// cordic
module cordic #(
    parameter WIDTH = 16,                
    parameter ITERATIONS = 12,           
    parameter MODE = 0                   
)(
    input wire clk,
    input wire rst_n,
    input wire start,                    
    input wire [WIDTH-1:0] x_in,         
    input wire [WIDTH-1:0] y_in,         
    input wire [WIDTH-1:0] z_in,         
    output reg done,                     
    output reg [WIDTH-1:0] x_out,        
    output reg [WIDTH-1:0] y_out,        
    output reg [WIDTH-1:0] z_out         
);
    localparam IDLE = 2'd0;
    localparam SETUP = 2'd1;
    localparam ITERATE = 2'd2;
    localparam DONE = 2'd3;
    reg [1:0] state, next_state;
    reg signed [WIDTH-1:0] x, y;
    reg [WIDTH-1:0] z;
    reg signed [WIDTH-1:0] x_next, y_next;
    reg [WIDTH-1:0] z_next;
    reg [$clog2(ITERATIONS)-1:0] iteration;
    function [WIDTH-1:0] atan_table;
        input [3:0] idx;
        begin
            case (idx)
                4'd0:  atan_table = 16'd8192;    
                4'd1:  atan_table = 16'd4836;    
                4'd2:  atan_table = 16'd2555;    
                4'd3:  atan_table = 16'd1297;    
                4'd4:  atan_table = 16'd651;     
                4'd5:  atan_table = 16'd326;     
                4'd6:  atan_table = 16'd163;     
                4'd7:  atan_table = 16'd81;      
                4'd8:  atan_table = 16'd41;      
                4'd9:  atan_table = 16'd20;      
                4'd10: atan_table = 16'd10;      
                4'd11: atan_table = 16'd5;       
                default: atan_table = 16'd0;
            endcase
        end
    endfunction
    always @(posedge clk or negedge rst_n) begin
  ...
For scale: ~990 cells after synthesis, about 110 flip-flops.
Settings: LEC_CHECK=0, CAP_MARGIN=20, CORE_MARGIN=2, CORE_UTILIZATION=72, HOLD_SLACK_MARGIN=-0.1, MAX_ROUTING_LAYER=met4, PLACE_DENSITY=0.67, SETUP_SLACK_MARGIN=-0.55, SLEW_MARGIN=20; clock period 7.27 ns.
run.sh (not shown) runs the stock make flow with config.mk's settings and CLKGATE_MAP_FILE=.
The first run passed the timing, design-rule and antenna checks.
Rerun with:
Settings changed: CTS_CLUSTER_DIAMETER set to 30, HOLD_SLACK_MARGIN -0.1 to not set, MAX_ROUTING_LAYER met4 to not set, PLACE_DENSITY 0.67 to 0.7, SETUP_SLACK_MARGIN -0.55 to 0.61.
Clock period 7.27 ns to 4.68 ns, I/O delays scaled along.
The changed run stopped in global routing (5_1_grt) on GRT-0232.
Die area stays the same.
Area after synthesis does not change.
Synthesized cell count stays the same.
Rerun with:
Settings changed: CORE_UTILIZATION 72 to 68, CTS_CLUSTER_DIAMETER 30 to not set, CTS_CLUSTER_SIZE set to 32, PLACE_DENSITY 0.7 to not set, SETUP_SLACK_MARGIN 0.61 to not set.
Clock period 4.68 ns to 5.03 ns, I/O delays scaled along.
Result: The new run ran to the end with no violations; synthesized area is unchanged; synthesized cell count stays the same; die area goes up by 5.7%.
Rerun with:
Settings changed: CORE_UTILIZATION 68 to 30, CTS_CLUSTER_SIZE 32 to not set.
Clock period 5.03 ns to 5.71 ns, I/O delays scaled along.
Worst setup slack is better by 340 ps.
Wire length increases by a few percent.
Via count decreases by a few percent.
Final area increases slightly.
Clock-buffer cell count decreases by 1.
Rerun with:
Settings changed: CORE_UTILIZATION 30 to 70, CTS_CLUSTER_DIAMETER set to 30, CTS_CLUSTER_SIZE set to 38, SETUP_SLACK_MARGIN set to 0.61.
Clock period 5.71 ns to 4.68 ns, I/O delays scaled along.
The new run finished with negative setup slack left.
Setup slack is worse by 670 ps.
Wire length came out higher by about 44%.
Die area came out lower by 56%.
Final cell count came out lower by 7.9%.
Maximum frequency came out higher by about 7%.

---

== P ==
Starting RTL as in the previous note.
make LEC_CHECK=0 CAP_MARGIN=20 CELL_PAD_IN_SITES_DETAIL_PLACEMENT=1 CORE_ASPECT_RATIO=0.9 CORE_MARGIN=4 CORE_UTILIZATION=60 CTS_CLUSTER_SIZE=21 GPL_TIMING_DRIVEN=0 HOLD_SLACK_MARGIN=0.08 MAX_ROUTING_LAYER=met5 MIN_ROUTING_LAYER=met2 SLEW_MARGIN=15 finish   # period 3.94 ns
P: it failed during clock tree synthesis, and the tool reported DPL-0033.
### P -> Q
-- flow/config.mk --
<<< P, line 8
>>> Q, line 8
export ABC_AREA = 1
<<< P, line 9
export CELL_PAD_IN_SITES_DETAIL_PLACEMENT = 1
>>> Q, line 10
export CELL_PAD_IN_SITES_DETAIL_PLACEMENT = 0
<<< P, line 14
export GPL_TIMING_DRIVEN = 0
export HOLD_SLACK_MARGIN = 0.08
>>> Q, line 15
export GPL_ROUTABILITY_DRIVEN = 0
export GPL_TIMING_DRIVEN = 1
export HOLD_SLACK_MARGIN = 0.02
<<< P, line 18
>>> Q, line 20
export PLACE_DENSITY = 0.85
==> flow/constraint.sdc <==
create_clock -name core_clock -period 3.47 [get_ports {clk}]
set_input_delay 0.6940 -clock core_clock [delete_from_list [all_inputs] [get_ports {clk}]]
set_output_delay 0.6940 -clock core_clock [all_outputs]
set_load 0.01 [all_outputs]
### Flow results
Per the comparison of Q with P, number of placed instances with taps included picked up an extra 446, height of the die lost 2.3%, core region area lost 4.8%.
From P to Q the numbers moved as follows: post-synthesis instance area has decreased, post-synthesis adder-cell area fraction has increased.
Run status, P: aborted in clock tree synthesis, error DPL-0033
Q terminated abnormally: global routing reported GRT-0232.
For R, these inputs were changed with respect to Q:
==> flow/config.mk <==
export PLATFORM = sky130hd
export DESIGN_NAME = cordic
export DESIGN_NICKNAME = cordic
export VERILOG_FILES = /design/flow/design.v
export SDC_FILE = /design/flow/constraint.sdc
export NUM_CORES = 4
export LEC_CHECK = 0
export ABC_AREA = 1
export CAP_MARGIN = 20
export CORE_MARGIN = 2
export CORE_UTILIZATION = 72
export CTS_CLUSTER_DIAMETER = 372
export SLEW_MARGIN = 20
==> flow/constraint.sdc <==
create_clock -name core_clock -period 5.22 [get_ports {clk}]
set_input_delay 1.0440 -clock core_clock [delete_from_list [all_inputs] [get_ports {clk}]]
set_output_delay 1.0440 -clock core_clock [all_outputs]
set_load 0.01 [all_outputs]
On width of the die: between R and Q, it ends up higher for Q. R vs. Q: share of the yosys chip area belonging to registers has remained practically unchanged, post-place setup slack has increased, die area has decreased. Combined area of all synthesized cells across R and Q: no real change. Diff Q -> R | sum of net half-perimeters after detailed placement | decrease of about 10%. R closes out successfully: all stages finished, all timing, DRC and antenna checks passed.
What S does differently from R at the input level:
-- flow/config.mk --
<<< R, line 8
export ABC_AREA = 1
>>> S, line 8
<<< R, line 11
export CORE_UTILIZATION = 72
export CTS_CLUSTER_DIAMETER = 372
>>> S, line 10
export CORE_UTILIZATION = 40
==> flow/constraint.sdc <==
create_clock -name core_clock -period 10.0 [get_ports {clk}]
set_input_delay 2.0000 -clock core_clock [delete_from_list [all_inputs] [get_ports {clk}]]
set_output_delay 2.0000 -clock core_clock [all_outputs]
set_load 0.01 [all_outputs]
Results
The tightest slew margin relative to the limit in S sits 8.3 points above the value recorded for R.
Against R, S comes in 3.62 ns higher on smallest setup slack after layout.
S reports a higher cell area than R does.
S vs R — layout buffer count excluding clock buffers dropped by a few percent
Flop-to-flop setup slack was higher in S than in R.
The met3 track utilization from global routing of S is lower than that of R.
In S the final cell count turned out 202 lower than in R.
For S, the main kind of combinational logic by area was multiplexers, unlike R, where it was simple AND/OR/NAND/NOR gates.
Compared with R, S shows a lower half-perimeter wire length after detailed placement.
What T does differently from S at the input level:
==> flow/constraint.sdc <==
create_clock -name core_clock -period 5.71 [get_ports {clk}]
set_input_delay 1.1420 -clock core_clock [delete_from_list [all_inputs] [get_ports {clk}]]
set_output_delay 1.1420 -clock core_clock [all_outputs]
set_load 0.01 [all_outputs]
Findings:
Maximum cell stage delay along the critical path: S vs T — no meaningful difference. When T is set beside S, its clock latency at the later pin of the worst-skew pair turns out to be 0.02 ns larger. Comparing T and S, detailed-routed wire length on met2 is lower on T. Min non-clock buffer count across T and S: S. The slack of the critical path of T is lower than that of S. The via count of T is higher than that of S. Critical path depth ended up 2 lower on T than on S. NOTE final design instance area without fill S->T increased slightly.

---

Setup of garnet:
cordic again, from the RTL that the note above started with.
make LEC_CHECK=0 CAP_MARGIN=20 CELL_PAD_IN_SITES_DETAIL_PLACEMENT=0 CORE_ASPECT_RATIO=0.9 CORE_MARGIN=2 CORE_UTILIZATION=72 CTS_CLUSTER_DIAMETER=27 CTS_CLUSTER_SIZE=40 GPL_TIMING_DRIVEN=1 HOLD_SLACK_MARGIN=-0.09 MAX_ROUTING_LAYER=met4 PLACE_DENSITY_LB_ADDON=0.01 SETUP_SLACK_MARGIN=1.36 SLEW_MARGIN=20 TNS_END_PERCENT=40 finish   # period 4.6 ns
garnet: aborted in global routing (5_1_grt) (tool error)
Changes in nickel relative to garnet:
Settings: GPL_TIMING_DRIVEN: 1 -> unset; CORE_UTILIZATION: 72 -> 70; CELL_PAD_IN_SITES_DETAIL_PLACEMENT: 0 -> unset; HOLD_SLACK_MARGIN: -0.09 -> unset; MAX_ROUTING_LAYER: met4 -> unset; PLACE_DENSITY: unset -> 0.67; CTS_CLUSTER_SIZE: 40 -> 33; PLACE_DENSITY_LB_ADDON: 0.01 -> unset; SETUP_SLACK_MARGIN: 1.36 -> 0.74; CORE_ASPECT_RATIO: 0.9 -> unset; the clock period (ns, I/O delays scaled along): 4.6 -> 5.01.
## What came out
- nickel ran to completion and came out clean on the timing, design-rule and antenna checks.
- For number of buffers inserted during clock tree synthesis, garnet and nickel come out practically identical.
- Re area of the synthesized netlist per yosys stat: no difference whatsoever between garnet and nickel.
- Area fraction in full adders, half adders and majority gates: garnet vs nickel identical
- As far as synthesized-area fraction occupied by and/or/nand/nor cells goes, nickel and garnet are indistinguishable; the numbers are identical.
- Min die area across garnet and nickel: garnet
--- input diff nickel..ember ---
Settings: clearing CTS_CLUSTER_DIAMETER, which used to be 27; swapping 70 for 72 in CORE_UTILIZATION; putting MAX_ROUTING_LAYER at met4 where nothing was set; putting HOLD_SLACK_MARGIN at -0.1 where nothing was set; swapping 0.74 for -0.55 in SETUP_SLACK_MARGIN; clearing CTS_CLUSTER_SIZE, which used to be 33; swapping 5.01 for 7.27 in the clock period (ns, I/O delays scaled along).
[summary]
ember: PASS, flow complete, no timing, DRC or antenna violations
ember vs. nickel: total length of routed wires shrank by about 14%; wire length per cell after detailed routing shrank by 10%.
Compared with nickel, ember shows register-to-register setup slack higher by 1.19 ns.
#### Input delta (juniper over ember)
Settings: removing HOLD_SLACK_MARGIN (formerly -0.1); removing TNS_END_PERCENT (formerly 40); changing CORE_UTILIZATION from 72 to 68; removing PLACE_DENSITY (formerly 0.67); setting CTS_CLUSTER_SIZE to 33 for the first time; removing SETUP_SLACK_MARGIN (formerly -0.55); removing MAX_ROUTING_LAYER (formerly met4); changing the clock period (ns, I/O delays scaled along) from 7.27 to 5.01.
==> results <==
- juniper completed; timing, DRC and antenna clean
- Average wire length per cell after detail routing in juniper is about 3% below ember.
- juniper — share of the clock period used by the worst path after layout 17 points higher, ember as reference
- Comparing ember and juniper, the lower number of cells on the critical path is on ember.
- Worst-case setup margin in the final layout: higher on ember
- Diff ember -> juniper | required time of the critical path | decrease of 2.20 ns
- Final wirelength came out lower on juniper than on ember.
- Relative to ember, utilization has gone down in juniper.
- [juniper vs ember] count of non-filler cells in the finished layout: higher in juniper

---

Starting RTL as in the previous note.
Design cordic, start of the top module:
module cordic #(
    parameter WIDTH = 16,                
    parameter ITERATIONS = 12,           
    parameter MODE = 0                   
)(
    input wire clk,
    input wire rst_n,
    input wire start,                    
    input wire [WIDTH-1:0] x_in,         
    input wire [WIDTH-1:0] y_in,         
    input wire [WIDTH-1:0] z_in,         
    output reg done,                     
    output reg [WIDTH-1:0] x_out,        
    output reg [WIDTH-1:0] y_out,        
    output reg [WIDTH-1:0] z_out         
);
clock: 3.47 ns
lec_check: 0
abc_area: 1
cap_margin: 20
cell_pad_in_sites_detail_placement: 0
core_aspect_ratio: 0.9
core_margin: 4
core_utilization: 60
cts_cluster_size: 21
gpl_timing_driven: 1
hold_slack_margin: 0.02
max_routing_layer: met5
min_routing_layer: met2
place_density_lb_addon: 0.08
slew_margin: 15
The first run aborted during global routing (GRT-0116).
Edit:
==> flow/config.mk (replaced) <==
export PLATFORM = sky130hd
export DESIGN_NAME = cordic
export DESIGN_NICKNAME = cordic
export VERILOG_FILES = /design/flow/design.v
export SDC_FILE = /design/flow/constraint.sdc
export NUM_CORES = 4
export LEC_CHECK = 0
export CAP_MARGIN = 20
export CELL_PAD_IN_SITES_DETAIL_PLACEMENT = 0
export CORE_ASPECT_RATIO = 0.9
export CORE_MARGIN = 2
export CORE_UTILIZATION = 72
export CTS_CLUSTER_DIAMETER = 238
export GPL_TIMING_DRIVEN = 1
export HOLD_SLACK_MARGIN = -0.09
export MAX_ROUTING_LAYER = met4
export PLACE_DENSITY = 0.7
export SLEW_MARGIN = 20
export TNS_END_PERCENT = 40
==> flow/constraint.sdc (replaced) <==
create_clock -name core_clock -period 4.6 [get_ports {clk}]
set_input_delay 0.9200 -clock core_clock [delete_from_list [all_inputs] [get_ports {clk}]]
set_output_delay 0.9200 -clock core_clock [all_outputs]
set_load 0.01 [all_outputs]
Result:
- The new run finished with negative setup slack left
- synthesized cell count fell by 27%
- die area fell by 17%
- area after synthesis rose by 5.1%
Edit:
==> flow/config.mk (replaced) <==
export PLATFORM = sky130hd
export DESIGN_NAME = cordic
export DESIGN_NICKNAME = cordic
export VERILOG_FILES = /design/flow/design.v
export SDC_FILE = /design/flow/constraint.sdc
export NUM_CORES = 4
export LEC_CHECK = 0
export CAP_MARGIN = 20
export CORE_MARGIN = 2
export CORE_UTILIZATION = 72
export CTS_CLUSTER_DIAMETER = 39
export MAX_ROUTING_LAYER = met4
export PLACE_DENSITY = 0.67
export SETUP_SLACK_MARGIN = 2.15
export SLEW_MARGIN = 20
==> flow/constraint.sdc (replaced) <==
create_clock -name core_clock -period 7.27 [get_ports {clk}]
set_input_delay 1.4540 -clock core_clock [delete_from_list [all_inputs] [get_ports {clk}]]
set_output_delay 1.4540 -clock core_clock [all_outputs]
set_load 0.01 [all_outputs]
After rerunning:
- The new run ran to the end with no violations
- setup slack gets better by 2.5 ns
- via count drops by a little under a tenth
- count of clock-buffer cells in the layout climbs by 1
- hold slack gets worse by 0.023 ns
- synthesized cell count stays the same
Edit:
==> flow/config.mk (replaced) <==
export PLATFORM = sky130hd
export DESIGN_NAME = cordic
export DESIGN_NICKNAME = cordic
export VERILOG_FILES = /design/flow/design.v
export SDC_FILE = /design/flow/constraint.sdc
export NUM_CORES = 4
export LEC_CHECK = 0
export ABC_AREA = 0
export CAP_MARGIN = 20
export CORE_MARGIN = 2
export CORE_UTILIZATION = 65
export PLACE_DENSITY_LB_ADDON = 0.06
export SLEW_MARGIN = 20
==> flow/constraint.sdc (replaced) <==
create_clock -name core_clock -period 8.0 [get_ports {clk}]
set_input_delay 1.6000 -clock core_clock [delete_from_list [all_inputs] [get_ports {clk}]]
set_output_delay 1.6000 -clock core_clock [all_outputs]
set_load 0.01 [all_outputs]
=>
- synthesized cell count does not change
- count of clock-buffer cells in the layout fell by 1
- clock skew rose by 0.0046 ns
- area after synthesis does not change
- non-clock buffer count fell by 12
- register-to-register slack is worse by 0.097 ns
- final area fell by 1.1%
Edit:
--- a/flow/config.mk
+++ b/flow/config.mk
@@ -6,8 +6,8 @@
 export NUM_CORES = 4
 export LEC_CHECK = 0
-export ABC_AREA = 0
 export CAP_MARGIN = 20
 export CORE_MARGIN = 2
-export CORE_UTILIZATION = 65
-export PLACE_DENSITY_LB_ADDON = 0.06
+export CORE_UTILIZATION = 70
+export CTS_CLUSTER_DIAMETER = 42
+export SETUP_SLACK_MARGIN = 1.39
 export SLEW_MARGIN = 20
==> flow/constraint.sdc (replaced) <==
create_clock -name core_clock -period 5.42 [get_ports {clk}]
set_input_delay 1.0840 -clock core_clock [delete_from_list [all_inputs] [get_ports {clk}]]
set_output_delay 1.0840 -clock core_clock [all_outputs]
set_load 0.01 [all_outputs]
Result: The changed run completed without violations. Design area grows by 12%. Critical path depth came out lower by 3. Fmax grows by 22%. Setup slack got worse by 1.5 ns. Routed wire length came out higher by 42%. First-iteration DRC count went up by 140%. Non-clock buffer count is higher by 69. Sequential cell count does not change.
